**flow/run.sh**
```bash
#!/bin/bash
# the make line also repeats each setting of config.mk as NAME=value (left out here)
make -C /OpenROAD-flow-scripts/flow DESIGN_CONFIG=/design/flow/config.mk WORK_HOME=/design/flow/orfs CLKGATE_MAP_FILE= finish
```
**flow/config.mk**
```make
export PLATFORM = sky130hd
export DESIGN_NAME = datapath
export DESIGN_NICKNAME = datapath
export VERILOG_FILES = /design/flow/design.v
export SDC_FILE = /design/flow/constraint.sdc
export NUM_CORES = 4
export LEC_CHECK = 0
export ABC_AREA = 1
export CAP_MARGIN = 20
export CORE_MARGIN = 2
export CORE_UTILIZATION = 72
export CTS_CLUSTER_DIAMETER = 393
export CTS_CLUSTER_SIZE = 10
export SLEW_MARGIN = 20
```
**flow/constraint.sdc**
```tcl
create_clock -name core_clock -period 17.9 [get_ports {clock}]
set_input_delay 3.5800 -clock core_clock [delete_from_list [all_inputs] [get_ports {clock}]]
set_output_delay 3.5800 -clock core_clock [all_outputs]
set_load 0.01 [all_outputs]
```
**flow/design.v**
```verilog
module datapath (
    part,
    clock,
    value,
    positive,
    reset,
    counter,
    result
);
    input part;
    input clock;
    input [15:0] value;
    input positive;
    input reset;
    output [15:0] counter;
    output [15:0] result;
    wire [15:0] _65 = 16'b0000000000000000;
    wire [15:0] _64 = 16'b0000000000000000;
    wire _102;
    wire _100;
    wire _101;
    wire _103;
    wire [15:0] _104;
    wire _96;
    wire _92;
    wire _93;
    wire _90;
    wire _91;
    wire _94;
    wire _95;
    wire _97;
    wire [15:0] _98;
    wire _86;
    wire _84;
    wire _81;
    wire _82;
    wire _79;
    wire _80;
    wire _83;
    wire _85;
    wire _87;
    wire [15:0] _88;
    wire [41:0] _73 = 42'b000000000000000000000010100011110101110001;
    wire [25:0] _71 = 26'b00000000000000000000000000;
    wire [41:0] _72;
    wire [83:0] _74;
    wire [57:0] _75;
    wire [25:0] _70 = 26'b00000000000000000000000000;
    wire [83:0] _76;
    wire [15:0] _77;
    wire [15:0] _78;
    wire [15:0] _89;
    wire [15:0] _99;
    wire [15:0] _105;
    wire [15:0] _67 = 16'b0000000000000001;
    wire [15:0] _68;
    wire [15:0] _62 = 16'b0000000000000000;
    wire [15:0] _58 = 16'b0000000001100100;
    wire [41:0] _53 = 42'b000000000000000000000010100011110101110001;
    wire [25:0] _51 = 26'b00000000000000000000000000;
    wire [41:0] _52;
    wire [83:0] _54;
    wire [57:0] _55;
    wire [25:0] _50 = 26'b00000000000000000000000000;
    wire [83:0] _56;
    wire [15:0] _57;
    wire [31:0] _59;
    wire [15:0] _60;
    wire [15:0] _48 = 16'b0000000000110010;
    wire [15:0] _44 = 16'b0000000001100100;
    wire [41:0] _39 = 42'b000000000000000000000010100011110101110001;
    wire [25:0] _37 = 26'b00000000000000000000000000;
    wire [41:0] _38;
    wire [83:0] _40;
    wire [57:0] _41;
    wire [25:0] _36 = 26'b00000000000000000000000000;
    wire [83:0] _42;
    wire [15:0] _43;
    wire [31:0] _45;
    wire [15:0] _46;
    wire [15:0] _34;
    wire [15:0] _29 = 16'b0000000001100100;
    wire [41:0] _24 = 42'b000000000000000000000010100011110101110001;
    wire [25:0] _22 = 26'b00000000000000000000000000;
    wire [41:0] _23;
    wire [83:0] _25;
    wire [57:0] _26;
    wire [25:0] _21 = 26'b00000000000000000000000000;
    wire [83:0] _27;
    wire [15:0] _28;
    wire [31:0] _30;
    wire [15:0] _31;
    wire [15:0] _32;
    wire [15:0] _19 = 16'b0000000001100100;
    wire [15:0] _20;
    wire [15:0] _33;
    wire [15:0] _35;
    wire [15:0] _47;
    wire [15:0] _49;
    wire [15:0] _61;
    wire _63;
    wire [15:0] _69;
    wire _2;
    wire [15:0] _106;
    wire [15:0] _107;
    wire [15:0] _3;
    reg [15:0] _66;
    wire vdd = 1'b1;
    wire [15:0] _16 = 16'b0000000000000000;
    wire [15:0] _15 = 16'b0000000000000000;
    wire _6;
    wire [15:0] _137 = 16'b0000000000110010;
    wire [15:0] _133 = 16'b0000000001100100;
    wire [41:0] _128 = 42'b000000000000000000000010100011110101110001;
    wire [25:0] _126 = 26'b00000000000000000000000000;
    wire [41:0] _127;
    wire [83:0] _129;
    wire [57:0] _130;
    wire [25:0] _125 = 26'b00000000000000000000000000;
    wire [83:0] _131;
    wire [15:0] _132;
    wire [31:0] _134;
    wire [15:0] _135;
    wire [15:0] _123;
    wire [15:0] _118 = 16'b0000000001100100;
    wire [41:0] _113 = 42'b000000000000000000000010100011110101110001;
    wire [25:0] _111 = 26'b00000000000000000000000000;
    wire [41:0] _112;
    wire [83:0] _114;
    wire [57:0] _115;
    wire [25:0] _110 = 26'b00000000000000000000000000;
    wire [83:0] _116;
    wire [15:0] _117;
    wire [31:0] _119;
    wire [15:0] _120;
    wire [15:0] _8;
    wire [15:0] _121;
    wire [15:0] _108 = 16'b0000000001100100;
    wire [15:0] _109;
    wire [15:0] _122;
    wire _10;
    wire [15:0] _124;
    wire [15:0] _136;
    wire _12;
    wire [15:0] _138;
    wire [15:0] _13;
    reg [15:0] _18;
    assign _102 = _49 == _62;
    assign _100 = _18 == _62;
    assign _101 = ~ _100;
    assign _103 = _101 & _102;
    assign _104 = _103 ? _67 : _62;
    assign _96 = _49 < _18;
    assign _92 = _49 == _62;
    assign _93 = ~ _92;
    assign _90 = _18 == _62;
    assign _91 = ~ _90;
    assign _94 = _91 & _93;
    assign _95 = _94 & _10;
    assign _97 = _95 & _96;
    assign _98 = _97 ? _67 : _62;
    assign _86 = _18 < _49;
    assign _84 = ~ _10;
    assign _81 = _49 == _62;
    assign _82 = ~ _81;
    assign _79 = _18 == _62;
    assign _80 = ~ _79;
    assign _83 = _80 & _82;
    assign _85 = _83 & _84;
    assign _87 = _85 & _86;
    assign _88 = _87 ? _67 : _62;
    assign _72 = { _71, _8 };
    assign _74 = _72 * _73;
    assign _75 = _74[83:26];
    assign _76 = { _70, _75 };
    assign _77 = _76[15:0];
    assign _78 = _66 + _77;
    assign _89 = _78 + _88;
    assign _99 = _89 + _98;
    assign _105 = _99 + _104;
    assign _68 = _66 + _67;
    assign _52 = { _51, _49 };
    assign _54 = _52 * _53;
    assign _55 = _54[83:26];
    assign _56 = { _50, _55 };
    assign _57 = _56[15:0];
    assign _59 = _57 * _58;
    assign _60 = _59[15:0];
    assign _38 = { _37, _35 };
    assign _40 = _38 * _39;
    assign _41 = _40[83:26];
    assign _42 = { _36, _41 };
    assign _43 = _42[15:0];
    assign _45 = _43 * _44;
    assign _46 = _45[15:0];
    assign _34 = _18 + _32;
    assign _23 = { _22, _8 };
    assign _25 = _23 * _24;
    assign _26 = _25[83:26];
    assign _27 = { _21, _26 };
    assign _28 = _27[15:0];
    assign _30 = _28 * _29;
    assign _31 = _30[15:0];
    assign _32 = _8 - _31;
    assign _20 = _18 + _19;
    assign _33 = _20 - _32;
    assign _35 = _10 ? _34 : _33;
    assign _47 = _35 - _46;
    assign _49 = _12 ? _48 : _47;
    assign _61 = _49 - _60;
    assign _63 = _61 == _62;
    assign _69 = _63 ? _68 : _66;
    assign _2 = part;
    assign _106 = _2 ? _105 : _69;
    assign _107 = _12 ? _62 : _106;
    assign _3 = _107;
    always @(posedge _6) begin
        _66 <= _3;
    end
    assign _6 = clock;
    assign _127 = { _126, _124 };
    assign _129 = _127 * _128;
    assign _130 = _129[83:26];
    assign _131 = { _125, _130 };
    assign _132 = _131[15:0];
    assign _134 = _132 * _133;
    assign _135 = _134[15:0];
    assign _123 = _18 + _121;
    assign _112 = { _111, _8 };
    assign _114 = _112 * _113;
    assign _115 = _114[83:26];
    assign _116 = { _110, _115 };
    assign _117 = _116[15:0];
    assign _119 = _117 * _118;
    assign _120 = _119[15:0];
    assign _8 = value;
    assign _121 = _8 - _120;
    assign _109 = _18 + _108;
    assign _122 = _109 - _121;
    assign _10 = positive;
    assign _124 = _10 ? _123 : _122;
    assign _136 = _124 - _135;
    assign _12 = reset;
    assign _138 = _12 ? _137 : _136;
    assign _13 = _138;
    always @(posedge _6) begin
        _18 <= _13;
    end
    assign counter = _18;
    assign result = _66;
endmodule
```
==> results.txt, run 1 <==
State of the implementation.

- The width of the die is 186.1 µm, for reference.
- The HPWL after detailed placement is between 70,000 and 80,000 µm, for reference.
- Per the post-synthesis report, the nets total a little under 4,000.
- The synthesized area per cell is approximately 8.3 µm², for reference.
- During placement, the flow inserted port buffers numbering 51.
- The failing step is 4_1_cts, for reference.
- The most used flip-flop cell after synthesis is dfxtp_1.
- In this run the full chip footprint comes out at between 0.03 and 0.04 mm².
- The initialized floorplan defines 66 standard-cell rows.
- The biggest area contributor in the post-synthesis netlist is ha_1.
- At the end of routability-driven placement, the weighted congestion stood at about 0.97.
- The number of I/O pins is 52, for reference.
- The floorplan step records an initial core utilization of 0.7319.
- The tool reported: "[ERROR DPL-0033] detailed placement checks failed during check placement".
- The area fraction in full adders, half adders and majority gates is 0.5973, for reference.
- The run stopped with a tool error.
- The synthesis report gives the async set-or-reset register share as 0.
- The sequential cell area fraction in the yosys report is 0.02683, for reference.
- The synthesized instance count is just under 3,000, for reference.
- The most popular library cell in the synthesized design by count is inv_1, for reference.
- The commonest cells after synthesis are 745 x inv_1, 631 x ha_1, 333 x nand2_1.
- The cell area after technology mapping is between 0.02 and 0.025 mm², for reference.
- Counting flops with a built-in enable in the synthesized netlist gives 0.
- Timing analysis after detailed placement gives a worst setup slack of -13.47 ns.
- The synthesis report lists the Yosys warning total as 1.
- In the synthesis report, Yosys lists the chip area as approximately 0.024 mm².
- The die height is 186.1 µm, for reference.
- The synthesized-area fraction occupied by xor and xnor cells is 0.03669, for reference.
- The biggest combinational cell group after synthesis is adder cells, for reference.
- For reference, the top cells by area after synthesis are ha_1 33%, fa_1 27%, inv_1 12%.
- The proportion of synthesized area in mux cells is 0, for reference.
- The share of synthesized cell area in and-or and or-and compound cells is 0.08380, for reference.
- The flip-flop and latch count after synthesis is 32, for reference.
- The area share of the largest cell type after synthesis is 0.3307, for reference.
- In this run, the synthesized area fraction spent on and/or/nand/nor cells is recorded as 0.1324.
- The synthesized netlist was found by Yosys to have approximately 2,900 cells.
- The area of the core region is approximately 0.033 mm², for reference.
- The distinct cell type count after synthesis is 59, for reference.
==> per-stage QoR <==
stage               TNS (ns)  instance area [µm²]  instances  hold WS, ns
floorplan            -181.98                24320       2889       0.5299
detailed placement   -265.47                30030       4003       0.5167
global placement     -223.35                30030       4003       0.5008
==> run 2, diff against run 1 <==
ABC_AREA = unset   (was 1)
CORE_UTILIZATION = 66   (was 72)
CTS_CLUSTER_DIAMETER = 206   (was 393)
CTS_CLUSTER_SIZE = 80   (was 10)
GPL_TIMING_DRIVEN = 1   (was unset)
MAX_ROUTING_LAYER = met4   (was unset)
PLACE_DENSITY_LB_ADDON = 0.01   (was unset)
SLEW_MARGIN = 10   (was 20)
TNS_END_PERCENT = 90   (was unset)
clock period = 36.9 ns   (was 17.9 ns; I/O delays follow)
==> run 2 against run 1 <==
Now fails the layout checks on setup timing. Synthesized cell count is 14% lower. Die size grew 3.9%. Area after synthesis decreased by 4.7%.
==> results.txt, run 2 <==
Notes on the physical implementation.

- The total nets after synthesis was 3,441 (-11%).
- The distinct cell type count after synthesis is 80 (+36%), for reference.
- The final timing report lists a hold violation count of 0.
- In the CTS report, the clock slew at the register clock pins of the worst setup and hold paths is listed as roughly 0.050 ns.
- CTS placed an instance of clkbuf_16 at the clock tree root.
- Looking at the cell usage after synthesis, the top flip-flop cell is dfxtp_1.
- The final timing summary puts the cycle share of the worst path at 1.015.
- The critical path contains buffers and inverters numbering 24 combined.
- The flow ran to the end, but the layout failed its checks.
- The final instance area is 0.02824 mm², for reference.
- The pin slew with the least headroom to its limit is around 0.65 ns, for reference.
- The detailed-route DRC error count is 0, for reference.
- The wire length after detailed routing is 63,380 µm, for reference.
- The number of hold buffers added after CTS was 0.
- The largest net degree at the start of global routing is 41, for reference.
- The number of buffers created by CTS is 5, for reference.
- The die height is 189.7 µm (+1.9%), for reference.
- The area fraction in full adders, half adders and majority gates is 0.6266 (+0.02923), for reference.
- The synthesis report lists the most area-consuming cells as ha_1 35%, fa_1 28%, inv_1 10%.
- The row count is 68 (+3.0%), for reference.
- The count of buffers from port buffering is 51 (unchanged), for reference.
- ha_1 takes more of the synthesized area than any other cell.
- In the synthesized netlist, the dominant kind of combinational cell is adder cells.
- The data required time at the worst endpoint is 37.11 ns, for reference.
- The area added between synthesis and finish is 24.06%, for reference.
- The total track usage is 0.3657, for reference.
- The cell area after technology mapping is 0.02276 mm² (-4.7%), for reference.
- The pre-placement core utilization is 0.6638 (-0.06811), for reference.
- The fraction of registers with async set/reset was 0 (unchanged).
- Global routing finished with a remaining overflow of 0.
- According to the timing report, the arrival time at the worst endpoint equals around 38 ns.
- Setup slack on the worst reg-to-reg path comes out at about 13 ns.
- The synthesized-area fraction occupied by xor and xnor cells was 0.04618 (+0.009491).
- In this run the critical register-to-register path is launched from _18[2].
- The kind of start point of the critical path is an input pin, for reference.
- The last timing report of the flow puts the setup violation total at 16.
- The max-slew violation total from the final report is 0, for reference.
- The HPWL after detailed placement is 53,120 µm (-27%), for reference.
- The global-route wire length before repair is between 100,000 and 150,000 µm, for reference.
- The category of cells accounting for the largest share of critical-path delay is adder cells, for reference.
- The clock reaches the later pin of the worst-skew pair after between 0.2 and 0.3 ns.
- The sequential cell area fraction in the yosys report is 0.02815 (+0.001313), for reference.
- The width of the die is 189.7 µm (+1.9%), for reference.
- Detailed-route iteration 0 reported a violation count of 1,076.
- The cell depth of the worst min-delay path is 2, for reference.
- Looking at the hold checks, the worst path lands on _66[15].
- The deepest clock path buffer count is 2, for reference.
- Ranked by instance count, the synthesized netlist is headed by 631 x ha_1, 613 x inv_1, 318 x fa_1.
- The endpoint of the lowest-slack register-to-register path is _66[15], for reference.
- The worst setup path is captured at a register.
- In this run the number of H-tree levels came out at 2.
- The first-pass iteration count of the detailed router is 5, for reference.
- The instance area at placement is 0.02664 mm² (-11%), for reference.
- The final timing report lists clock skew as ~0.0043 ns.
- The launch point of the worst min-delay path is recorded as _66[15].
- For reference, the critical path is captured by _66[15].
- In this run the number of cells on the critical path is between 100 and 150.
- The number of antenna diodes in the final layout is 0.
- The tally of OpenROAD warnings is about 65, for reference.
- The finished layout reports a core utilization of 0.8235.
- The number of cells in Yosys stat is 2,472 (-14%), for reference.
- Of all nets on the critical path, the largest fanout is 4.
- The net count of the finished layout is just under 4,000.
- The worst-case max-slew headroom was logged as 0.5541.
- The placer congestion estimate is 0.9865 (+1.2%), for reference.
- The synthesized area per cell is 9.207 µm² (+11%).
- The overall chip area is 0.03599 mm² (+3.9%), for reference.
- The remaining antenna violation count after routing is 0, for reference.
- The final period demand of the worst path is roughly 37 ns, for reference.
- The area of the core region is 0.03429 mm² (+5.1%), for reference.
- The maximum single-stage delay on the critical path is 0.58 ns, for reference.
- The share of synthesized cell area in and-or and or-and compound cells is 0.1021 (+0.01828), for reference.
- The area share of the largest cell type after synthesis came to 0.3469 (+0.01618).
- After detailed routing, the number of vias per cell comes to around 5.7.
- The max-capacitance violation count is 0, for reference.
- The worst setup path category is input pin to register, for reference.
- The number of antenna violations at the first check in global routing was 0.
- Setup repair after global routing could not meet its margin everywhere.
- The via count of the first global-routing pass is roughly 20,000, for reference.
- The cell repeated most along the worst path is fa_1, for reference.
- The post-synth tally of flip-flops with integrated enable is 0 (unchanged), for reference.
- The violated checks flagged are setup timing.
- TritonCTS built the clock tree.
- The type of the worst min-delay path is register to register, for reference.
- The number of I/O pins is 52 (unchanged), for reference.
- The simple-gate area share of the yosys netlist is 0.08779 (-0.04464), for reference.
- The worst setup slack after layout is -0.5536 ns, for reference.
- CTS saw 32 sinks.
- For the worst flop-to-flop path, the logic depth is between 100 and 150.
- The most popular library cell in the synthesized design by count is ha_1, for reference.
- The flip-flop and latch count after synthesis is 32 (unchanged), for reference.
- The synthesized instance count is 2,472 (-14%), for reference.
- The proportion of synthesized area in mux cells came to 0.005222 (+0.005222).
- The critical path's slowest cell is fa_1, for reference.
- The synthesized chip area reported by yosys is 0.02276 mm² (-4.7%), for reference.
- In this run the worst setup path begins at value[5].
- Across all layers, the routed design uses 19,144 vias.
- The flow reports an fmax of 0.02670 GHz.
- The routed design shows a wire length per standard cell of 18.74 µm.
- The yosys synthesis warning count is 1 (unchanged).
==> run 2: repair_timing <==
action                                  4_1_cts  5_1_grt
endpoints found under the setup margin       16       16
setup buffers                                41       20
pin swaps                                   134       92
gates resized                               138       88
==> run 2: per-layer routing <==
| layer | wire length, µm | up-vias | GRT usage |
|---|---|---|---|
| li1 | - | 9042 | - |
| met1 | 26410 | 9398 | 0.4522 |
| met2 | 31470 | 539 | 0.6379 |
| met3 | 3004 | 165 | 0.03136 |
| met4 | 2488 | 0 | 0.1139 |
| met5 | 0 | - | - |
==> run 2: through the flow <==
step | setup TNS [ns] | setup WS, ns | hold WS [ns] | std cells
5_1_grt | -29.14 | -1.947 | 0.5501 | 3382
6_report | -6.793 | -0.5536 | 0.5210 | 3382
3_5_place_dp | -22.81 | -1.602 | 0.5113 | 3314
2_1_floorplan | 0 | 0.01033 | 0.5023 | 2472
3_3_place_gp | -10.57 | -0.7711 | 0.4741 | 3314
4_1_cts | 0 | 0.007116 | 0.5325 | 3362
==> run 2: layout make-up <==
cell class              instances  area (µm²)
clock inverters                 1       5.005
well taps                     455       569.3
fillers                      2148        6051
flip-flops and latches         32       640.6
inverters                     613        2301
multi-input cells            1812       20960
clock buffers                   6       128.9
repair buffers                463        3635
==> run 3, diff against run 2 <==
ABC_AREA = 1   (was unset)
CORE_ASPECT_RATIO = 0.72   (was unset)
CORE_MARGIN = 6   (was 2)
CORE_UTILIZATION = 52   (was 66)
CTS_CLUSTER_DIAMETER = unset   (was 206)
CTS_CLUSTER_SIZE = 77   (was 80)
GPL_ROUTABILITY_DRIVEN = 1   (was unset)
GPL_TIMING_DRIVEN = unset   (was 1)
MAX_ROUTING_LAYER = met5   (was met4)
PLACE_DENSITY_LB_ADDON = 0.08   (was 0.01)
SETUP_SLACK_MARGIN = -2.0   (was unset)
SLEW_MARGIN = 0   (was 10)
TNS_END_PERCENT = 70   (was 90)
clock period = 63.9 ns   (was 36.9 ns; I/O delays follow)
==> run 3 against run 2 <==
Now clean on timing, DRC and antenna. Clock skew is essentially flat. Clock-buffer cell count grew 1. Critical path depth grew 3.
==> results.txt, run 3 <==
Notes on the physical implementation.

- Setup repair after global routing left no endpoint under its margin.
- The fraction of registers with async set/reset was 0 (unchanged).
- The number of buffers created by CTS is 5 (unchanged), for reference.
- The final clock skew is 0.004742 ns (+0.0004021 ns), for reference.
- The type recorded for the worst min-delay path is register to register.
- The count of buffers from port buffering was 51 (unchanged).
- The pre-placement core utilization was 0.5276 (-0.1362).
- The most popular library cell in the synthesized design by count is inv_1, for reference.
- The routed wirelength normalized by instance count was 17.18 µm (-8.3%).
- The number of antenna violations at the first check in global routing is 0 (unchanged).
- The final timing report derives a shortest allowable period of between 40 and 50 ns.
- The critical register-to-register path startpoint is _18[2], for reference.
- The worst setup slack after layout is 21.26 ns (+21.81 ns), for reference.
- The remaining antenna violation count after routing is 0 (unchanged).
- Among the non-sequential cells, adder cells take the most area.
- The final global-route overflow total is 0 (unchanged), for reference.
- The worst setup path category is input pin to register, for reference.
- The number of buffer and inverter instances along the worst setup path came to 27 (+13%).
- The placer congestion estimate is 0.9164 (-7.1%), for reference.
- The via count normalized by instance count is 5.262 (-7.0%).
- The depth of the worst register-to-register path was 110 (+5.8%).
- The root buffer selected by CTS is clkbuf_16, for reference.
- TritonCTS built the clock tree.
- The setup TNS after final layout is 0 ns (+6.793 ns), for reference.
- The worst setup path endpoint is _66[1], for reference.
- The timing startpoint of the critical path is value[5], for reference.
- The reg-to-reg setup timing slack came to 41.36 ns (+27.99 ns).
- The synthesized area per cell was 8.264 µm² (-10%).
- The cell repeated most along the worst path is inv_1, for reference.
- The maximum fanout encountered on the critical timing path is 28 (+24), for reference.
- The instance area at placement is 0.02513 mm² (-5.7%), for reference.
- The clock-pin slew on the worst setup and hold paths is 0.05 ns (about the same).
- The post-CTS setup repair buffer count is 0 (-100%), for reference.
- The path length in cells of the critical path was 142 (+2.2%).
- The simple-gate area share of the yosys netlist was 0.1324 (+0.04464).
- By area the synthesized netlist is led by ha_1 33%, fa_1 27%, inv_1 12%.
- The tally of OpenROAD warnings is 63 (-3.1%), for reference.
- The category of cells accounting for the largest share of critical-path delay is adder cells, for reference.
- Ranked by instance count, the synthesized netlist is headed by 745 x inv_1, 631 x ha_1, 333 x nand2_1.
- The global-route wire length before repair is 100,800 µm (-0.10%), for reference.
- The minimum hold slack was 0.5216 ns (+0.0005420 ns).
- The data required time at the worst endpoint is 64.08 ns (+26.97 ns).
- The detailed-route DRC error count is 0 (unchanged), for reference.
- The pin slew with the least headroom to its limit is 0.9619 ns (+0.3117 ns), for reference.
- The most used flip-flop cell after synthesis is dfxtp_1.
- The number of vias after detailed routing is 18,723 (-2.2%).
- The number of gates resized after cts came to 0 (-100%).
- The HPWL after detailed placement came to 54,600 µm (+2.8%).
- The total track usage is 0.2389 (-0.1269).
- The wire length after detailed routing came to 61,130 µm (-3.5%).
- The total placed cells including tap cells is 3,551 (+7.2%), for reference.
- The worst hold path startpoint is _66[15], for reference.
- The width of the die is 264.5 µm (+39%), for reference.
- The proportion of synthesized area in mux cells is 0 (-0.005222), for reference.
- The largest individual stage delay along the critical path comes from the cell clkdlybuf4s50_1.
- The final instance area is 0.02529 mm² (-10%), for reference.
- The final tally of hold violations came to 0 (unchanged).
- The kind of capture point of the worst setup path is a register, for reference.
- The number of fill cells in the layout is 4,294 (+100%).
- The area share of the largest cell type after synthesis is 0.3307 (-0.01618).
- The flow ran to the end and the layout has no timing, DRC or antenna violations.
- The number of setup violations in the final report was 0 (-16).
- The number of I/O pins is 52 (unchanged), for reference.
- The deepest clock path buffer count is 2 (unchanged), for reference.
- The row count is 66 (-2.9%), for reference.
- The cell area after technology mapping is 0.02387 mm² (+4.9%), for reference.
- The fraction of the cycle the final worst path needs is 0.6673 (-0.3477), for reference.
- The core utilization of the finished layout is 0.5588 (-0.2647), for reference.
- The endpoint of the lowest-slack register-to-register path is _66[1], for reference.
- Based on the critical path, the design can be clocked at up to around 0.023 GHz.
- The final standard cell count with taps included and fillers excluded came to 3,558 (+5.2%).
- The synthesized chip area reported by yosys came to 0.02387 mm² (+4.9%).
- The post-synth tally of flip-flops with integrated enable is 0 (unchanged), for reference.
- The synthesized-area fraction occupied by xor and xnor cells is 0.03669 (-0.009491), for reference.
- The H-tree depth came to 2 (unchanged).
- The worst-case headroom to the max-slew limit was 0.3520 (-0.2021).
- The first-pass iteration count of the detailed router is 6 (+1), for reference.
- The flip-flop and latch count after synthesis came to 32 (unchanged).
- The destination of the worst hold path is _66[15], for reference.
- Relative to the synthesized area, the layout overhead comes to 5.917%.
- The DRC violation total after the first TritonRoute iteration is 1,104 (+2.6%), for reference.
- The area fraction in full adders, half adders and majority gates came to 0.5973 (-0.02923).
- The synthesized instance count was 2,889 (+17%).
- The quantity of hold-fixing buffers added after cts came to 0 (unchanged).
- Sorting the Yosys area breakdown by cell type puts at the top ha_1.
- The distinct cell type count after synthesis is 59 (-26%), for reference.
- The share of synthesized cell area in and-or and or-and compound cells was 0.08380 (-0.01828).
- The number of clock sinks is 32 (unchanged), for reference.
- The final-stage net count is 3,915 (+0.49%).
- The data arrival at the endpoint of the critical path is 42.82 ns (+5.16 ns), for reference.
- The largest net degree at the start of global routing is 29 (-29%), for reference.
- The max-capacitance violation count is 0 (unchanged), for reference.
- The logic area came to 0.02030 mm² (-3.1%).
- The max-slew violation total from the final report is 0 (unchanged), for reference.
- The total nets after synthesis came to 3,858 (+12%).
- The total inserted antenna cells is 0 (unchanged), for reference.
- The yosys synthesis warning count is 1 (unchanged).
- The worst setup path is launched from an input pin.
- The clock latency of the later-clocked register in the worst-skew pair was 0.29 ns (about the same).
- The via count of the first global-routing pass is 19,099 (-5.7%), for reference.
- The total area of sequential cells was 640.6 µm² (unchanged).
- The area of the core region came to 0.04525 mm² (+32%).
- The overall chip area came to 0.05127 mm² (+42%).
- The sequential cell area fraction in the yosys report came to 0.02683 (-0.001313).
- The setup slack after placement is 20.97 ns (+22.57 ns), for reference.
- The maximum single-stage delay on the critical path came to 0.80 ns (+0.22 ns).
- The cell depth of the worst min-delay path is 2 (unchanged), for reference.
- The die height was 193.8 µm (+2.2%).
- The number of cells in Yosys stat is 2,889 (+17%), for reference.
run 3: final cells by class:
class | count | area share
Multi-Input combinational cell | 2093 | 0.8030
Inverter | 750 | 0.1113
Tap cell | 612 | 0.03028
Sequential cell | 32 | 0.02533
Timing Repair Buffer | 64 | 0.02405
Clock buffer | 7 | 0.006037
run 3: routing by layer:
layer  vias to the layer above  global-route usage  share of wire
li1                       9273                   -              -
met1                      9010              0.3779           0.52
met2                       401              0.3666           0.42
met3                        39             0.01622          0.048
met4                         0             0.02960          0.011
met5                         -                   0              0
==> run 4, diff against run 3 <==
CORE_ASPECT_RATIO = unset   (was 0.72)
CORE_MARGIN = 2   (was 6)
CORE_UTILIZATION = 72   (was 52)
CTS_CLUSTER_DIAMETER = 373   (was unset)
CTS_CLUSTER_SIZE = 100   (was 77)
GPL_ROUTABILITY_DRIVEN = unset   (was 1)
MAX_ROUTING_LAYER = unset   (was met5)
PLACE_DENSITY = 0.41   (was unset)
PLACE_DENSITY_LB_ADDON = unset   (was 0.08)
SETUP_SLACK_MARGIN = unset   (was -2.0)
SLEW_MARGIN = 20   (was 0)
TNS_END_PERCENT = 5   (was 70)
clock period = 24.2 ns   (was 63.9 ns; I/O delays follow)
==> run 4 against run 3 <==
The run now fails in 5_1_grt. Die size is 32% lower. Synthesized cell count unchanged. Area after synthesis stayed put.
==> results.txt, run 4 <==
State of the implementation.

- The run stopped with a tool error.
- The proportion of synthesized area in mux cells is 0 (unchanged), for reference.
- The number of I/O pins is 52 (unchanged).
- The area of the core region is 0.03262 mm² (-28%).
- The distinct cell type count after synthesis was 59 (unchanged).
- Among all cell types in the netlist, the one instantiated most often is inv_1.
- The yosys synthesis warning count came to 1 (unchanged).
- The pre-placement core utilization is 0.7319 (+0.2043), for reference.
- The area share of the largest cell type after synthesis is 0.3307 (unchanged), for reference.
- The post-synth tally of flip-flops with integrated enable is 0 (unchanged).
- The flip-flop and latch count after synthesis is 32 (unchanged), for reference.
- The total track usage is 0.8792, for reference.
- The instance area at placement is 0.02970 mm² (+18%), for reference.
- The fraction of registers with async set/reset came to 0 (unchanged).
- The deepest clock path buffer count is 2 (unchanged), for reference.
- The cell type that accounts for the most area after synthesis is ha_1.
- After synthesis, the most frequently instantiated cells are 745 x inv_1, 631 x ha_1, 333 x nand2_1.
- Among the non-sequential cells, adder cells take the most area.
- The simple-gate area share of the yosys netlist is 0.1324 (unchanged), for reference.
- The row count is 66 (unchanged), for reference.
- The H-tree depth is 2 (unchanged), for reference.
- The sequential cell area fraction in the yosys report is 0.02683 (unchanged), for reference.
- The width of the die came to 186.1 µm (-30%).
- The synthesis report names the predominant flop master as dfxtp_1.
- By area the synthesized netlist is led by ha_1 33%, fa_1 27%, inv_1 12%.
- The number of cells in Yosys stat is 2,889 (unchanged), for reference.
- The placer congestion estimate is 1.001 (+9.3%), for reference.
- The share of synthesized cell area in and-or and or-and compound cells is 0.08380 (unchanged), for reference.
- The HPWL after detailed placement is 70,010 µm (+28%), for reference.
- The die height is 186.1 µm (-4.0%), for reference.
- The root buffer cell chosen for the clock tree is clkbuf_16.
- The synthesized chip area reported by yosys is 0.02387 mm² (unchanged), for reference.
- The first error in the log reads "[ERROR GRT-0116] Global routing finished with congestion. Check the congestion regions in the DRC Viewer".
- The synthesized-area fraction occupied by xor and xnor cells is 0.03669 (unchanged).
- The flow stopped in 5_1_grt.
- The count of buffers from port buffering is 51 (unchanged), for reference.
- The cell area after technology mapping is 0.02387 mm² (unchanged).
- The global route stage reports its total congestion overflow as between 400 and 500.
- The area fraction in full adders, half adders and majority gates is 0.5973 (unchanged), for reference.
- The synthesized area per cell is 8.264 µm² (unchanged), for reference.
- The overall chip area came to 0.03463 mm² (-32%).
- The total nets after synthesis is 3,858 (unchanged), for reference.
- The synthesized instance count is 2,889 (unchanged), for reference.
- The number of clock sinks came to 32 (unchanged).
- The number of buffers created by CTS came to 5 (unchanged).
run 4: stage by stage:
stage	hold slack [ns]	std cells	worst slack, ns
4_1_cts	0.5449	4061	-7.052
3_5_place_dp	0.5311	3981	-8.711
3_3_place_gp	0.5044	3981	-6.884
2_1_floorplan	0.5336	2889	-5.630
run 4: repair_timing:
item | in CTS
hold buffers | 0
gates cloned | 1
resized | 224
endpoints found under the setup margin | 16
pin swaps | 212
buffers inserted | 71
run 4: routing by layer:
metal,GRT overflow,GRT usage
met3,14,0.7973
met2,298,1.016
met4,170,0.9351
met1,8,0.8281
met5,5,0.4726
==> run 5, diff against run 4 <==
CAP_MARGIN = 35   (was 20)
CELL_PAD_IN_SITES_DETAIL_PLACEMENT = 1   (was unset)
CELL_PAD_IN_SITES_GLOBAL_PLACEMENT = 3   (was unset)
CORE_ASPECT_RATIO = 1.28   (was unset)
CORE_MARGIN = 6   (was 2)
CORE_UTILIZATION = 35   (was 72)
CTS_CLUSTER_DIAMETER = 206   (was 373)
CTS_CLUSTER_SIZE = 69   (was 100)
GPL_ROUTABILITY_DRIVEN = 0   (was unset)
GPL_TIMING_DRIVEN = 0   (was unset)
MAX_ROUTING_LAYER = met4   (was unset)
PLACE_DENSITY = unset   (was 0.41)
PLACE_DENSITY_LB_ADDON = 0.01   (was unset)
SLEW_MARGIN = 10   (was 20)
TNS_END_PERCENT = 60   (was 5)
clock period = 33.4 ns   (was 24.2 ns; I/O delays follow)
==> run 5 against run 4 <==
Now clean on timing, DRC and antenna. Area after synthesis did not move. Die size up 120%. Synthesized cell count is the same.
==> results.txt, run 5 <==
Notes on the physical implementation.

- The area of the core region is 0.06694 mm² (+110%), for reference.
- For this run, the post-layout net count is 4,038.
- The layout report lists the combined flip-flop and latch area as 640.6 µm².
- The fraction of registers with async set/reset came to 0 (unchanged).
- The share of synthesized cell area in and-or and or-and compound cells is 0.08380 (unchanged), for reference.
- The maximum fanout encountered on the critical timing path is 6, for reference.
- The number of buffers created by CTS came to 5 (unchanged).
- The path length in cells of the critical path is 146, for reference.
- Across all layers, the routed design uses slightly below 20,000 vias.
- The synthesized-area fraction occupied by xor and xnor cells is 0.03669 (unchanged).
- The instance area at placement was 0.02563 mm² (-14%).
- The global routing report lists combined usage of all routing layers as 0.2029.
- The via count normalized by instance count is roughly 5, for reference.
- For reference, the final report shows the hold violation count at 0.
- The count of buffers from port buffering is 49 (-3.9%), for reference.
- The post-synth tally of flip-flops with integrated enable was 0 (unchanged).
- The remaining antenna violation count after routing is 0, for reference.
- The final layout contains routed wiring with a total length of between 70,000 and 80,000 µm.
- The worst setup path is launched from an input pin.
- In the post-synthesis netlist, the cell with the most instances is inv_1.
- The timing report gives the worst reg2reg path a setup slack of approximately 13 ns.
- The area added between synthesis and finish is 19.27%, for reference.
- Entering global routing, the biggest net connects 12 pins.
- The worst setup path category is input pin to register, for reference.
- The kind of capture point of the worst setup path is a register, for reference.
- The setup slack after placement is -4.972 ns (+3.738 ns), for reference.
- The data required time at the worst endpoint is around 34 ns, for reference.
- The proportion of synthesized area in mux cells was 0 (unchanged).
- The worst-case headroom to the max-slew limit is 0.3875, for reference.
- The overall chip area came to 0.07467 mm² (+120%).
- The detailed-route DRC error count is 0, for reference.
- The max-capacitance violation count is 0, for reference.
- The cell depth of the worst min-delay path is 2, for reference.
- The core utilization of the finished layout is 0.4254, for reference.
- The synthesized instance count is 2,889 (unchanged).
- The yosys synthesis warning count is 1 (unchanged), for reference.
- The script reports the combined buffer and inverter count of the critical path as 32.
- The startpoint identified for the worst hold timing path is _66[15].
- The quantity of hold-fixing buffers added after cts is 0 (unchanged).
- After the first detailed-routing iteration, the DRC count stood at roughly 440.
- The final clock skew is between 0.008 and 0.009 ns, for reference.
- For the pin with the worst max-slew slack, the measured transition is 0.9154 ns.
- The row count was 107 (+62%).
- The number of fill cells in the layout is between 8,000 and 9,000, for reference.
- The root buffer selected by CTS is clkbuf_16, for reference.
- The destination of the worst hold path is _66[15], for reference.
- Per STA, the endpoint of the critical path is _66[2].
- The via count of the first global-routing pass is ~22,000.
- The deepest clock path buffer count is 2 (unchanged), for reference.
- The highest attainable clock frequency is about 0.030 GHz, for reference.
- The synthesized chip area reported by yosys was 0.02387 mm² (unchanged).
- The simple-gate area share of the yosys netlist was 0.1324 (unchanged).
- The clock tree from TritonCTS is yes, for reference.
- Sorting the synthesized cells by how often they occur yields 745 x inv_1, 631 x ha_1, 333 x nand2_1.
- The number of clock sinks is 32 (unchanged), for reference.
- The smallest clock period supported by the final layout is computed as approximately 33 ns.
- In the final layout, the multi-input gates occupy between 0.02 and 0.025 mm².
- At the worst endpoint, the arrival time is approximately 33 ns.
- The final standard cell count with taps included and fillers excluded is 3,941, for reference.
- The total inserted antenna cells is 0, for reference.
- The HPWL after detailed placement was 64,860 µm (-7.4%).
- The cell area after technology mapping is 0.02387 mm² (unchanged).
- The finished cells cover between 0.02 and 0.03 mm².
- For the worst reg-to-reg path, the startpoint reported by OpenROAD is _18[0].
- The distinct cell type count after synthesis is 59 (unchanged), for reference.
- The total placed cells including tap cells is 3,823 (-4.0%), for reference.
- The pre-placement core utilization is 0.3567 (-0.3753), for reference.
- The clock-pin slew on the worst setup and hold paths is around 0.06 ns, for reference.
- The sequential cell area fraction in the yosys report came to 0.02683 (unchanged).
- The total nets after synthesis is 3,858 (unchanged).
- Setup repair after global routing could not meet its margin everywhere.
- The timing startpoint of the critical path is value[4], for reference.
- The minimum hold slack is 0.5229 ns, for reference.
- The final global-route overflow total is 0, for reference.
- The cell repeated most along the worst path is fa_1, for reference.
- Summing over the stages, the warning tally comes to 65.
- The critical path's slowest cell is fa_1, for reference.
- The width of the die is 242.8 µm (+30%), for reference.
- Adding up every negative setup slack in the final design gives 0 ns.
- In the finished design, the share of the clock period the worst path needs comes to 0.9849.
- The type of the worst min-delay path is register to register, for reference.
- The clock latency of the later-clocked register in the worst-skew pair is between 0.2 and 0.3 ns, for reference.
- From the final report, the count of setup violators was given as 0.
- The area fraction in full adders, half adders and majority gates is 0.5973 (unchanged).
- The synthesized area per cell was 8.264 µm² (unchanged).
- By area, the combinational part of the netlist is dominated by adder cells.
- The die height came to 307.5 µm (+65%).
- The max-slew violation total from the final report is 0, for reference.
- The H-tree depth is 2 (unchanged).
- The depth of the worst register-to-register path is just over 100, for reference.
- The global-route wire length before repair is roughly 120,000 µm, for reference.
- The maximum single-stage delay on the critical path is between 0.5 and 0.6 ns, for reference.
- The flip-flop and latch count after synthesis is 32 (unchanged).
- Ranked by total cell area, the synthesized netlist is headed by ha_1 33%, fa_1 27%, inv_1 12%.
- The first-pass iteration count of the detailed router is 4, for reference.
- The critical path in the final layout is reported with a setup slack of 0.5027 ns.
- The area share of the largest cell type after synthesis came to 0.3307 (unchanged).
- The cell type with the largest total area is ha_1, for reference.
- The top flip-flop cell by instance count after synthesis is dfxtp_1, for reference.
- The number of I/O pins came to 52 (unchanged).
- The kind of cell with the highest combined delay along the critical path is adder cells.
- The routed wirelength normalized by instance count is about 19 µm, for reference.
- The flow ran to the end and the layout has no timing, DRC or antenna violations.
- In this run the critical register-to-register path is captured at _66[2].
- The number of cells in Yosys stat was 2,889 (unchanged).
- The number of antenna violations at the first check in global routing is 0.
[run 5: area by class of cell]
class / count / share of cell area
inverters: 750 / 0.09992
multi-input cells: 2093 / 0.7749
clock inverters: 1 / 0.0001758
plain buffers: 12 / 0.003515
well taps: 872 / 0.03832
clock buffers: 6 / 0.004526
flip-flops and latches: 32 / 0.02250
repair buffers: 175 / 0.05616
[run 5: layer usage]
metal	global-route usage	vias up	wire length, µm
met3	0.009715	62	1046
met5	-	-	0
met4	0.03159	0	1304
li1	-	9509	-
met1	0.2373	9802	30920
met2	0.3907	140	40700
[run 5: repair_timing]
item | CTS | global route
gates resized | 339 | 145
cloned | 2 | 0
pin swaps | 171 | 147
setup buffers | 86 | 26
setup endpoints to repair | 16 | 16
==> run 6, diff against run 5 <==
CAP_MARGIN = 5   (was 35)
CELL_PAD_IN_SITES_DETAIL_PLACEMENT = unset   (was 1)
CELL_PAD_IN_SITES_GLOBAL_PLACEMENT = unset   (was 3)
CORE_ASPECT_RATIO = unset   (was 1.28)
CORE_MARGIN = 2   (was 6)
CORE_UTILIZATION = 71   (was 35)
CTS_CLUSTER_DIAMETER = 223   (was 206)
CTS_CLUSTER_SIZE = unset   (was 69)
GPL_ROUTABILITY_DRIVEN = unset   (was 0)
GPL_TIMING_DRIVEN = unset   (was 0)
MAX_ROUTING_LAYER = unset   (was met4)
PLACE_DENSITY_LB_ADDON = unset   (was 0.01)
SLEW_MARGIN = 20   (was 10)
TNS_END_PERCENT = unset   (was 60)
clock period = 27.9 ns   (was 33.4 ns; I/O delays follow)
==> run 6 against run 5 <==
The flow now stops in 5_1_grt. Synthesized cell count unchanged. Area after synthesis stayed put. Die size decreased by 53%.
==> results.txt, run 6 <==
State of the implementation.

- The flow stopped in 5_1_grt.
- The area fraction in full adders, half adders and majority gates is 0.5973 (unchanged), for reference.
- After its last routability iteration, the placer logged a weighted congestion of a little under 1.
- The overall chip area is 0.03511 mm² (-53%).
- The flow did not finish.
- The width of the die is 187.4 µm (-23%), for reference.
- The final global-route overflow total is 11, for reference.
- The distinct cell type count after synthesis is 59 (unchanged).
- The most used flip-flop cell after synthesis is dfxtp_1.
- The total track usage is 0.6597, for reference.
- The simple-gate area share of the yosys netlist is 0.1324 (unchanged).
- The fraction of registers with async set/reset came to 0 (unchanged).
- The deepest clock path buffer count is 2 (unchanged), for reference.
- The setup slack after placement came to -5.270 ns (-0.2981 ns).
- The number of cells in Yosys stat came to 2,889 (unchanged).
- The quantity of hold-fixing buffers added after cts is 0 (unchanged), for reference.
- The synthesized chip area reported by yosys was 0.02387 mm² (unchanged).
- The tool reported: "[ERROR GRT-0116] Global routing finished with congestion. Check the congestion regions in the DRC Viewer".
- The post-synth tally of flip-flops with integrated enable was 0 (unchanged).
- The biggest combinational cell group after synthesis is adder cells, for reference.
- The share of synthesized cell area in and-or and or-and compound cells is 0.08380 (unchanged), for reference.
- The area of the core region is 0.03328 mm² (-50%).
- The number of clock sinks was 32 (unchanged).
- For reference, the top cells by count after synthesis are 745 x inv_1, 631 x ha_1, 333 x nand2_1.
- The total nets after synthesis is 3,858 (unchanged), for reference.
- The number of I/O pins is 52 (unchanged), for reference.
- The die height is 187.4 µm (-39%), for reference.
- The HPWL after detailed placement is 66,230 µm (+2.1%).
- The most popular library cell in the synthesized design by count is inv_1, for reference.
- The synthesized area per cell is 8.264 µm² (unchanged).
- The proportion of synthesized area in mux cells came to 0 (unchanged).
- The synthesized instance count is 2,889 (unchanged), for reference.
- The sequential cell area fraction in the yosys report is 0.02683 (unchanged).
- The row count was 67 (-37%).
- The number of buffers created by CTS is 5 (unchanged), for reference.
- In the post-synthesis netlist, the biggest area contributors are ha_1 33%, fa_1 27%, inv_1 12%.
- The root buffer selected by CTS is clkbuf_16, for reference.
- The cell area after technology mapping was 0.02387 mm² (unchanged).
- The flip-flop and latch count after synthesis is 32 (unchanged), for reference.
- The area share of the largest cell type after synthesis is 0.3307 (unchanged).
- The H-tree depth is 2 (unchanged), for reference.
- The yosys synthesis warning count is 1 (unchanged), for reference.
- The synthesized-area fraction occupied by xor and xnor cells was 0.03669 (unchanged).
- The cell type with the largest total area is ha_1, for reference.
- The count of buffers from port buffering is 51 (+4.1%), for reference.
- The pre-placement core utilization is 0.7174 (+0.3607), for reference.
-- run 6: repair_timing --
item / 4_1_cts
resized: 247
gates cloned: 3
pin swaps: 169
setup buffers: 53
setup endpoints to repair: 16
endpoints found under the hold margin: 0
-- run 6: metal layers --
layer / GRT overflow / GRT usage
met1: 0 / 0.6551
met2: 4 / 0.9171
met3: 1 / 0.3839
met4: 6 / 0.6902
met5: 0 / 0.1195
-- run 6: metrics by stage --
| step | utilization | cell area (µm²) | hold slack (ns) | std cells | setup TNS (ns) |
|---|---|---|---|---|---|
| after CTS | 0.9379 | 31210 | 0.5161 | 4027 | -56.27 |
| after detailed placement | 0.8883 | 29560 | 0.5071 | 3965 | -83.94 |
| after global placement | 0.8883 | 29560 | 0.5002 | 3965 | -63.61 |
| after floorplan | - | 24170 | 0.5299 | 2889 | -38.74 |
==> run 7, diff against run 6 <==
CELL_PAD_IN_SITES_DETAIL_PLACEMENT = 1   (was unset)
CELL_PAD_IN_SITES_GLOBAL_PLACEMENT = 3   (was unset)
CORE_ASPECT_RATIO = 1.01   (was unset)
CORE_MARGIN = 6   (was 2)
CORE_UTILIZATION = 35   (was 71)
CTS_CLUSTER_DIAMETER = 206   (was 223)
CTS_CLUSTER_SIZE = 69   (was unset)
GPL_ROUTABILITY_DRIVEN = 0   (was unset)
GPL_TIMING_DRIVEN = 0   (was unset)
MAX_ROUTING_LAYER = met5   (was unset)
PLACE_DENSITY_LB_ADDON = 0.01   (was unset)
SETUP_SLACK_MARGIN = 5.0   (was unset)
SLEW_MARGIN = 10   (was 20)
TNS_END_PERCENT = 90   (was unset)
clock period = 38.5 ns   (was 27.9 ns; I/O delays follow)
==> run 7 against run 6 <==
The run now finishes clean. Synthesized cell count is the same. Die size grew 110%. Area after synthesis is the same.
==> results.txt, run 7 <==
Notes on the physical implementation.

- The pre-placement core utilization came to 0.3568 (-0.3606).
- The proportion of synthesized area in mux cells was 0 (unchanged).
- The pin slew with the least headroom to its limit is 1.186 ns, for reference.
- The number of buffers created by CTS is 5 (unchanged).
- The HPWL after detailed placement was 63,720 µm (-3.8%).
- The deepest clock path buffer count was 2 (unchanged).
- The depth of the worst register-to-register path is approximately 110, for reference.
- Setup violations remaining at the end of the flow were counted as 0.
- The category of cells accounting for the largest share of critical-path delay is adder cells, for reference.
- TritonCTS built the clock tree.
- The commonest cells after synthesis are 745 x inv_1, 631 x ha_1, 333 x nand2_1.
- The simple-gate area share of the yosys netlist is 0.1324 (unchanged), for reference.
- Per the skew report, the later register of the worst-skew pair sees a clock latency of 0.29 ns.
- The distinct cell type count after synthesis is 59 (unchanged), for reference.
- The total track usage is 0.1950, for reference.
- The reg-to-reg setup timing slack is 17.71 ns, for reference.
- The largest net degree at the start of global routing is 12, for reference.
- The number of cells in Yosys stat came to 2,889 (unchanged).
- The post-synth tally of flip-flops with integrated enable is 0 (unchanged), for reference.
- The biggest combinational cell group after synthesis is adder cells, for reference.
- The width of the die was 271.9 µm (+45%).
- The number of clock sinks was 32 (unchanged).
- The worst hold path begins at _66[15].
- The destination of the worst hold path is _66[15], for reference.
- The critical path's slowest cell is fa_1, for reference.
- Subtracting the final worst setup slack from the clock period gives about 34 ns.
- The wire length after detailed routing is approximately 73,000 µm, for reference.
- According to the timing report, the arrival time at the worst endpoint equals 34.33 ns.
- The worst setup path endpoint is _66[4], for reference.
- The endpoint of the lowest-slack register-to-register path is _66[4], for reference.
- The worst-case headroom to the max-slew limit is 0.2061, for reference.
- The maximum fanout encountered on the critical timing path is 6, for reference.
- The core utilization of the finished layout is 0.4256, for reference.
- In the CTS report, the clock slew at the register clock pins of the worst setup and hold paths is listed as about 0.060 ns.
- Setup repair after global routing could not meet its margin everywhere.
- CTS placed an instance of clkbuf_16 at the clock tree root.
- The yosys synthesis warning count is 1 (unchanged), for reference.
- The synthesized instance count was 2,889 (unchanged).
- In this build the clock could be raised as far as 0.02929 GHz.
- The maximum single-stage delay on the critical path is 0.59 ns, for reference.
- The cell depth of the worst min-delay path is 2, for reference.
- The quantity of hold-fixing buffers added after cts is 0 (unchanged), for reference.
- Per STA, the library cell used most along the worst path is fa_1.
- The most popular library cell in the synthesized design by count is inv_1, for reference.
- The cell type with the largest total area is ha_1, for reference.
- The die height is 274.5 µm (+46%), for reference.
- The iteration count recorded for the first detailed-route pass is 4.
- The number of I/O pins is 52 (unchanged), for reference.
- The OpenROAD report gives the critical path a required time of approximately 39 ns.
- The max-slew violation total from the final report is 0, for reference.
- The instance area at placement is 0.02559 mm² (-13%).
- The overall chip area is 0.07462 mm² (+110%), for reference.
- The total area of sequential cells is 640.6 µm², for reference.
- The kind of capture point of the worst setup path is a register, for reference.
- The number of vias after detailed routing is just under 20,000, for reference.
- The total nets after synthesis came to 3,858 (unchanged).
- The kind of start point of the critical path is an input pin, for reference.
- Per the synth stats, the flop cell with the highest instance count is dfxtp_1.
- The via count of the first global-routing pass is between 20,000 and 25,000, for reference.
- The type of the worst min-delay path is register to register, for reference.
- The path length in cells of the critical path is roughly 130, for reference.
- The first global-routing pass estimated between 100,000 and 150,000 µm of wire.
- The flip-flop and latch count after synthesis came to 32 (unchanged).
- The detailed-route DRC error count is 0, for reference.
- The logic area is approximately 0.022 mm², for reference.
- The net count of the finished layout is between 4,000 and 5,000.
- The detailed router finished its first iteration with ~400 violations.
- The critical register-to-register path startpoint is _18[0], for reference.
- The synthesized area per cell is 8.264 µm² (unchanged), for reference.
- From synthesis to final layout, the design area changed by 19.30%.
- In this run the maximum-capacitance check reported violations numbering 0.
- The tally of OpenROAD warnings is 65, for reference.
- The number of buffer and inverter instances along the worst setup path is 33, for reference.
- The via count normalized by instance count is ~4.9, for reference.
- The cell area after technology mapping is 0.02387 mm² (unchanged), for reference.
- The flow ran to the end and the layout has no timing, DRC or antenna violations.
- The detail route stage leaves a number of antenna-violating nets equal to 0.
- The area fraction in full adders, half adders and majority gates is 0.5973 (unchanged), for reference.
- The fraction of the cycle the final worst path needs is 0.8869, for reference.
- The share of synthesized cell area in and-or and or-and compound cells is 0.08380 (unchanged).
- The final instance area is ~0.028 mm², for reference.
- The final clock skew is roughly 0.0052 ns, for reference.
- The synthesized chip area reported by yosys was 0.02387 mm² (unchanged).
- The count of buffers from port buffering is 49 (-3.9%), for reference.
- The number of antenna violations at the first check in global routing was 1.
- The script logs the mean routed wire length per placed instance as between 15 and 20 µm.
- The fraction of registers with async set/reset was 0 (unchanged).
- The synthesized-area fraction occupied by xor and xnor cells was 0.03669 (unchanged).
- By area the synthesized netlist is led by ha_1 33%, fa_1 27%, inv_1 12%.
- The H-tree depth is 2 (unchanged).
- The timing startpoint of the critical path is value[5], for reference.
- The final global-route overflow total is 0, for reference.
- The sequential cell area fraction in the yosys report is 0.02683 (unchanged), for reference.
- The area of the core region was 0.06692 mm² (+100%).
- The number of fill cells in the layout is 7,940, for reference.
- The area share of the largest cell type after synthesis came to 0.3307 (unchanged).
- For reference, the final report shows the hold violation count at 0.
- The row count is 95 (+42%), for reference.
- The total inserted antenna cells is 0, for reference.
- The worst setup path is of the input pin to register kind.
[run 7: repair_timing]
| item | CTS | global route |
|---|---|---|
| resized | 305 | 150 |
| gates cloned | 2 | 0 |
| buffers inserted | 85 | 45 |
| setup endpoints to repair | 16 | 16 |
| pin swaps | 124 | 115 |
[run 7: area by class of cell]
cell class	count	share of cell area
multi-input combinational	2093	0.7702
inverter	750	0.09972
timing repair buffer	190	0.05979
tap	873	0.03835
sequential	32	0.02249
clock buffer	8	0.005140
buffer	14	0.004349
[run 7: metrics by stage]
step / TNS, ns / worst slack (ns) / hold slack (ns) / std cells
global placement: -15.41 / -1.034 / 0.5038 / 3811
CTS: 0 / 3.875 / 0.5309 / 3915
global route: 0 / 3.149 / 0.5681 / 3960
detailed placement: -10.75 / -0.7432 / 0.5195 / 3820
floorplan: 0 / 5.023 / 0.5336 / 2889
finish: 0 / 4.355 / 0.5233 / 3960
[run 7: layer usage]
layer  vias to the layer above  routed length [µm]  global-route usage
li1                       9553                   -                   -
met3                        55                1358             0.01282
met2                       137               36850              0.3526
met4                         0                1218             0.03481
met5                         -                   0                   0
met1                      9648               33520              0.2594
==> run 8, diff against run 7 <==
CELL_PAD_IN_SITES_DETAIL_PLACEMENT = unset   (was 1)
CELL_PAD_IN_SITES_GLOBAL_PLACEMENT = unset   (was 3)
CORE_ASPECT_RATIO = unset   (was 1.01)
CORE_MARGIN = 2   (was 6)
CORE_UTILIZATION = 72   (was 35)
CTS_CLUSTER_DIAMETER = 192   (was 206)
CTS_CLUSTER_SIZE = 31   (was 69)
GPL_ROUTABILITY_DRIVEN = unset   (was 0)
GPL_TIMING_DRIVEN = unset   (was 0)
MAX_ROUTING_LAYER = met4   (was met5)
PLACE_DENSITY_LB_ADDON = unset   (was 0.01)
SETUP_SLACK_MARGIN = unset   (was 5.0)
SLEW_MARGIN = 30   (was 10)
TNS_END_PERCENT = unset   (was 90)
clock period = 31.0 ns   (was 38.5 ns; I/O delays follow)
==> run 8 against run 7 <==
The run now fails in 5_1_grt. Synthesized cell count is the same. Die size fell by 54%. Area after synthesis unchanged.
==> results.txt, run 8 <==
State of the implementation.

- The total placed cells including tap cells is 3,862 (+1.1%).
- The tool reported: "[ERROR GRT-0116] Global routing finished with congestion. Check the congestion regions in the DRC Viewer".
- The flow did not finish.
- The total track usage is 0.6155, for reference.
- The width of the die is 186.1 µm (-32%), for reference.
- The flow stopped in 5_1_grt.
- The count of buffers from port buffering came to 51 (+4.1%).
- The total nets after synthesis is 3,858 (unchanged).
- The area fraction in full adders, half adders and majority gates is 0.5973 (unchanged), for reference.
- The number of buffers created by CTS is 5 (unchanged).
- The pre-placement core utilization was 0.7319 (+0.3752).
- The deepest clock path buffer count is 2 (unchanged), for reference.
- The HPWL after detailed placement is 63,850 µm (+0.21%), for reference.
- The number of clock sinks is 32 (unchanged).
- The placer congestion estimate is around 1, for reference.
- The area share of the largest cell type after synthesis is 0.3307 (unchanged), for reference.
- The H-tree depth is 2 (unchanged), for reference.
- The simple-gate area share of the yosys netlist was 0.1324 (unchanged).
- The cell type that accounts for the most area after synthesis is ha_1.
- The fraction of registers with async set/reset is 0 (unchanged), for reference.
- The share of synthesized cell area in and-or and or-and compound cells is 0.08380 (unchanged), for reference.
- The top flip-flop cell by instance count after synthesis is dfxtp_1, for reference.
- For this run the aggregate overflow at the end of global routing stands at 2.
- The most popular library cell in the synthesized design by count is inv_1, for reference.
- The sequential cell area fraction in the yosys report is 0.02683 (unchanged).
- The synthesized chip area reported by yosys is 0.02387 mm² (unchanged), for reference.
- The distinct cell type count after synthesis came to 59 (unchanged).
- The flip-flop and latch count after synthesis came to 32 (unchanged).
- The cell area after technology mapping was 0.02387 mm² (unchanged).
- After synthesis, the most frequently instantiated cells are 745 x inv_1, 631 x ha_1, 333 x nand2_1.
- The row count is 66 (-31%), for reference.
- Per the CTS log, the root buffer master is clkbuf_16.
- The setup slack after placement is -2.841 ns (-2.098 ns), for reference.
- The overall chip area is 0.03463 mm² (-54%), for reference.
- For reference, the top cells by area after synthesis are ha_1 33%, fa_1 27%, inv_1 12%.
- The number of cells in Yosys stat came to 2,889 (unchanged).
- The number of I/O pins is 52 (unchanged), for reference.
- The proportion of synthesized area in mux cells came to 0 (unchanged).
- Yosys shows that the main logic family after synthesis is adder cells.
- The yosys synthesis warning count is 1 (unchanged), for reference.
- The die height is 186.1 µm (-32%), for reference.
- The synthesized instance count is 2,889 (unchanged), for reference.
- The area of the core region is 0.03262 mm² (-51%), for reference.
- The synthesized-area fraction occupied by xor and xnor cells is 0.03669 (unchanged).
- The post-synth tally of flip-flops with integrated enable came to 0 (unchanged).
- The synthesized area per cell is 8.264 µm² (unchanged), for reference.
run 8: repair_timing:
item / CTS
setup buffers: 38
endpoints found under the setup margin: 16
gates cloned: 2
hold buffers: 0
gates resized: 181
pin swaps: 115
run 8: routing by layer:
metal,overflow,global-route usage
met5,-,-
met1,0,0.6151
met4,1,0.5631
met2,1,0.8425
met3,0,0.3500
run 8: stage by stage:
stage	cell area [µm²]	utilization	hold WS, ns
CTS	30000	0.9196	0.5249
floorplan	24170	-	0.5336
detailed placement	28840	0.8842	0.5133
global placement	28840	0.8842	0.5051
==> run 9, diff against run 8 <==
ABC_AREA = unset   (was 1)
CAP_MARGIN = 20   (was 5)
CORE_MARGIN = 8   (was 2)
CORE_UTILIZATION = 48   (was 72)
CTS_CLUSTER_DIAMETER = 206   (was 192)
CTS_CLUSTER_SIZE = 80   (was 31)
GPL_ROUTABILITY_DRIVEN = 0   (was unset)
GPL_TIMING_DRIVEN = 0   (was unset)
HOLD_SLACK_MARGIN = 0.28   (was unset)
PLACE_DENSITY = 0.38   (was unset)
SETUP_SLACK_MARGIN = -1.04   (was unset)
SLEW_MARGIN = 10   (was 30)
TNS_END_PERCENT = 40   (was unset)
clock period = 38.5 ns   (was 31.0 ns; I/O delays follow)
==> run 9 against run 8 <==
Now fails the layout checks on setup timing. Area after synthesis is 4.7% lower. Synthesized cell count is 14% lower. Die size is 58% higher.
==> results.txt, run 9 <==
Notes on the physical implementation.

- The share of synthesized cell area in and-or and or-and compound cells is 0.1021 (+0.01828), for reference.
- The final period demand of the worst path is 39.11 ns, for reference.
- For flop-to-flop paths, the worst setup slack is 13.70 ns.
- The data arrival at the endpoint of the critical path is 39.32 ns, for reference.
- The final timing report lists clock skew as 0.005729 ns.
- The later pin in the worst-skew pair is clocked with a latency of between 0.2 and 0.3 ns.
- For the worst min-delay path, the startpoint reported by OpenROAD is _66[15].
- The deepest clock path buffer count was 2 (unchanged).
- The number of cells in Yosys stat is 2,472 (-14%).
- Clock-pin slew was measured on the worst setup and hold paths at 0.05 ns.
- The worst setup path is launched from an input pin.
- The total placed cells including tap cells was 3,134 (-19%).
- The clock tree from TritonCTS is yes, for reference.
- The cell depth of the worst min-delay path is 2, for reference.
- The post-synth tally of flip-flops with integrated enable came to 0 (unchanged).
- The maximum fanout encountered on the critical timing path is 10, for reference.
- The cell type with the largest total area is ha_1, for reference.
- The worst setup path category is input pin to register, for reference.
- The most critical min-delay path falls under register to register.
- The HPWL after detailed placement came to 50,330 µm (-21%).
- The most common cell in the synthesized netlist is ha_1.
- The yosys synthesis warning count is 1 (unchanged).
- The synthesized instance count was 2,472 (-14%).
- The area taken by multi-input combinational cells is reported as ~0.02 mm².
- On the worst path, the slowest cell contributes a delay of 0.60 ns.
- The top flip-flop cell by instance count after synthesis is dfxtp_1, for reference.
- Per the run report, area growth between synthesis and finish was 10.09%.
- At the pin with the least slew margin, the transition time is approximately 1.0 ns.
- The run finished, with violations left.
- The final global-route overflow total is 0, for reference.
- According to the report, the first pass of detailed routing completed in 5 iterations.
- The total area of sequential cells is around 640 µm², for reference.
- The area of the core region is 0.04665 mm² (+43%), for reference.
- The root buffer selected by CTS is clkbuf_16, for reference.
- The distinct cell type count after synthesis was 80 (+36%).
- Entering global routing, the biggest net connects 13 pins.
- The width of the die is 233.8 µm (+26%), for reference.
- According to the timing report, the data required time at the worst endpoint equals just under 40 ns.
- The destination of the worst hold path is _66[15], for reference.
- The fraction of the cycle the final worst path needs is 1.016, for reference.
- The quantity of hold-fixing buffers added after cts is 0 (unchanged), for reference.
- The number of vias after detailed routing is around 17,000, for reference.
- Among cell families on the critical path, the largest total delay comes from adder cells.
- Endpoints failing hold in the final report were tallied at 0.
- The wire length after detailed routing is ~57,000 µm, for reference.
- The synthesized area per cell is 9.207 µm² (+11%).
- The number of clock sinks is 32 (unchanged), for reference.
- The row count came to 79 (+20%).
- The area share of the largest cell type after synthesis came to 0.3469 (+0.01618).
- In the post-route analysis, the smallest setup slack over all paths is -0.6136 ns.
- Overall routing resource usage recorded by global route was 0.2233.
- STA lists the endpoint of the worst register-to-register path as _66[12].
- The via count of the first global-routing pass is roughly 18,000, for reference.
- The number of antenna violations at the first check in global routing is 1, for reference.
- The number of setup violations in the final report is 16, for reference.
- The first global-routing pass estimated 93,870 µm of wire.
- The kind of capture point of the worst setup path is a register, for reference.
- The instance area at placement came to 0.02408 mm² (-17%).
- TritonRoute output was used to compute an average wire per cell of ~18 µm.
- In this run the number of cells on the critical path is roughly 130.
- The number of buffer and inverter instances along the worst setup path is 21, for reference.
- The synthesized chip area reported by yosys is 0.02276 mm² (-4.7%).
- Counting stages on the worst path, the most repeated cell is fa_1.
- The number of I/O pins is 52 (unchanged).
- The highest attainable clock frequency is between 0.02 and 0.03 GHz, for reference.
- Setup repair after global routing could not meet its margin everywhere.
- The die height was 233.8 µm (+26%).
- The critical path's slowest cell is fa_2, for reference.
- The slew check shows that the tightest pin keeps a relative margin of 0.3021.
- The flip-flop and latch count after synthesis is 32 (unchanged), for reference.
- The number of fill cells in the layout is roughly 4,500, for reference.
- Dividing the detail-routed via count by the number of cells gives approximately 5.3.
- Sorting the synthesized cells by how often they occur yields 631 x ha_1, 613 x inv_1, 318 x fa_1.
- The H-tree depth came to 2 (unchanged).
- The core utilization of the finished layout is 0.5371, for reference.
- The overall chip area is 0.05464 mm² (+58%).
- The number of warnings reported in the stage logs is 66.
- The fraction of registers with async set/reset is 0 (unchanged).
- The report lists the violated layout checks as setup timing.
- For this run, the post-layout net count is roughly 3,500.
- The count of buffers from port buffering is 51 (unchanged).
- Following the worst setup path forward leads to its endpoint at _66[12].
- The report puts the cell count of the worst reg-to-reg path at slightly above 100.
- The cell area after technology mapping is 0.02276 mm² (-4.7%), for reference.
- The number of buffers created by CTS is 5 (unchanged).
- The area fraction in full adders, half adders and majority gates is 0.6266 (+0.02923), for reference.
- The sequential cell area fraction in the yosys report is 0.02815 (+0.001313).
- In this run the critical register-to-register path is launched from _18[2].
- The max-capacitance violation count is 0, for reference.
- The final standard cell count with taps included and fillers excluded is 3,180, for reference.
- The total nets after synthesis is 3,441 (-11%), for reference.
- The remaining antenna violation count after routing is 0, for reference.
- The pre-placement core utilization came to 0.4879 (-0.2441).
- The synthesized-area fraction occupied by xor and xnor cells is 0.04618 (+0.009491), for reference.
- The setup slack after placement is -5.004 ns (-2.163 ns), for reference.
- The proportion of synthesized area in mux cells is 0.005222 (+0.005222).
- The main area contributors are ha_1 35%, fa_1 28%, inv_1 10%.
- For reference, the top logic cell family by area is adder cells.
- The final instance area is between 0.02 and 0.03 mm², for reference.
- Per the detail_route report, DRC violations left total 0.
- The timing startpoint of the critical path is value[5], for reference.
- Max-slew check failures listed in the final report amount to 0.
- The simple-gate area share of the yosys netlist is 0.08779 (-0.04464), for reference.
- The DRC violation total after the first TritonRoute iteration is 569, for reference.
## run 9: area by class of cell
cell class,count,area share
Buffer,15,0.002646
Sequential cell,32,0.02557
Timing Repair Buffer,93,0.03221
Tap cell,607,0.03031
Clock buffer,7,0.006092
Antenna cell,1,0.00009987
Inverter,613,0.09238
Multi-Input combinational cell,1812,0.8107
## run 9: what timing repair did
action                                  CTS  global route
pin swaps                                25            45
endpoints found under the setup margin   16            16
gates cloned                              0             0
setup buffers                            28            10
gates resized                           114            57
## run 9: routing by layer
| layer | global-route usage | routed length [µm] | share of wire |
|---|---|---|---|
| met5 | - | 0 | 0 |
| met2 | 0.3685 | 27080 | 0.47 |
| met1 | 0.3027 | 27550 | 0.48 |
| met4 | 0.03854 | 1008 | 0.018 |
| met3 | 0.01813 | 1756 | 0.031 |
## run 9: per-stage QoR
stage / hold slack, ns / setup TNS [ns]
detailed placement: 0.4940 / -75.20
floorplan: 0.5023 / 0
global route: 0.5494 / -30.71
global placement: 0.4812 / -74.86
CTS: 0.5014 / -12.74
finish: 0.4954 / -7.001
